try-willow:
==> flow/design.v (excerpt) <==
module sur(
    input        CLK,
    input        rst,
    input        EN_sur,
    input        ECHO1,
    input        ECHO2,
    input        ECHO3,
    input        ECHO4,
    input        ECHO5,
    output       TRIG1,
    output       TRIG2,
    output       TRIG3,
    output       TRIG4,
    output       TRIG5,
    output       SG90,
    output [3:0] dig,
    output [6:0] seg,
    output [3:0] dis
);
Settings: LEC_CHECK=0, ABC_AREA=0, CAP_MARGIN=20, CORE_ASPECT_RATIO=0.94, CORE_MARGIN=2, CORE_UTILIZATION=26, CTS_CLUSTER_DIAMETER=103, CTS_CLUSTER_SIZE=40, GPL_TIMING_DRIVEN=1, HOLD_SLACK_MARGIN=0.04, MAX_ROUTING_LAYER=met4, PLACE_DENSITY_LB_ADDON=0.14, SETUP_SLACK_MARGIN=-0.86, SLEW_MARGIN=20, TNS_END_PERCENT=30; clock period 32.7 ns.
run.sh (not shown) runs the stock make flow with config.mk's settings and CLKGATE_MAP_FILE=.
try-willow ran to completion and came out clean on the timing, design-rule and antenna checks.
#### Input delta (try-tundra over try-willow)
- removing HOLD_SLACK_MARGIN (formerly 0.04)
- removing SETUP_SLACK_MARGIN (formerly -0.86)
- removing MAX_ROUTING_LAYER (formerly met4)
- changing CORE_UTILIZATION from 26 to 40
- removing GPL_TIMING_DRIVEN (formerly 1)
- removing PLACE_DENSITY_LB_ADDON (formerly 0.14)
- removing TNS_END_PERCENT (formerly 30)
- removing CTS_CLUSTER_SIZE (formerly 40)
- removing ABC_AREA (formerly 0)
- removing CTS_CLUSTER_DIAMETER (formerly 103)
- removing CORE_ASPECT_RATIO (formerly 0.94)
- changing the clock period (ns, I/O delays scaled along) from 32.7 to 22.1
Findings:
STATUS wire length: try-tundra wins against try-willow
Between try-tundra and try-willow, actual slew at the worst max-slew pin is lower for try-willow, try-tundra comes in above that.
try-tundra ended up with a2111oi_1 as its slowest cell on the critical path; try-willow ended up with xnor2_1.
Of try-tundra and try-willow, the run reporting the higher layout overhead on the synthesized area was try-willow.
When the final numbers for try-tundra and try-willow were put side by side, the layout net count turned out to be smaller in try-willow.
## Diff of input files: try-violet against try-tundra
- CORE_UTILIZATION changed from 40 to 59
- the clock period (ns, I/O delays scaled along) changed from 22.1 to 17.0
### Flow results
Per the final summary, try-tundra finished and its layout is clean on timing, DRC and antenna. try-violet ran to completion and came out clean on the timing, design-rule and antenna checks. Delta (try-violet minus try-tundra): headroom to the max-slew limit shows a reduction of 1.1 points, worst-case setup margin in the final layout shows a reduction of 1260 ps, amount of wire on met3 after detailed routing shows an increase of 12%, relative area of clock buffers and inverters in the final design shows no meaningful change.
#### Input delta (try-fjord over try-violet)
- ABC_AREA: unset -> 1
- SETUP_SLACK_MARGIN: unset -> -0.67
- CORE_UTILIZATION: 59 -> 72
- the clock period (ns, I/O delays scaled along): 17.0 -> 12.8
### Flow results
Although try-fjord finished all stages, its layout failed final checks on setup timing.
The final reports for try-fjord and try-violet show synthesized instance count higher in the former.
Taking try-violet as the reference point, the global-route usage of try-fjord rises by 11 points.
Going from try-violet to try-fjord, final instance area now sits lower; met1 demand-to-capacity share in global routing increased by 7.6 points relative to the old numbers; cell area after placement fell 9.0%.
try-fjord — routed wire length 10,000 um higher, try-violet as reference
The run showing the greater total of clock buffers placed in the layout is try-fjord.
Logic share of the area down 2.9 points in try-fjord wrt try-violet
Final clock period utilization by the worst path, try-fjord and try-violet: larger value in try-fjord

---

Starting RTL as in the previous note.
make LEC_CHECK=0 CAP_MARGIN=20 CORE_MARGIN=2 CORE_UTILIZATION=65 SETUP_SLACK_MARGIN=4.42 SLEW_MARGIN=20 finish   # period 17.0 ns
==> next run, changes <==
- ABC_AREA: not set -> 1
- CORE_UTILIZATION: 65 -> 72
- MAX_ROUTING_LAYER: not set -> met4
- PLACE_DENSITY_LB_ADDON: not set -> 0.01
- SETUP_SLACK_MARGIN: 4.42 -> 3.92
- clock period: 17.0 -> 15.9 ns (I/O delays scaled with it)
What happened: This time the run stopped in global routing. Area after synthesis goes down by 4.7%. Die area came out lower by 14%. Synthesized cell count is higher by 17%.
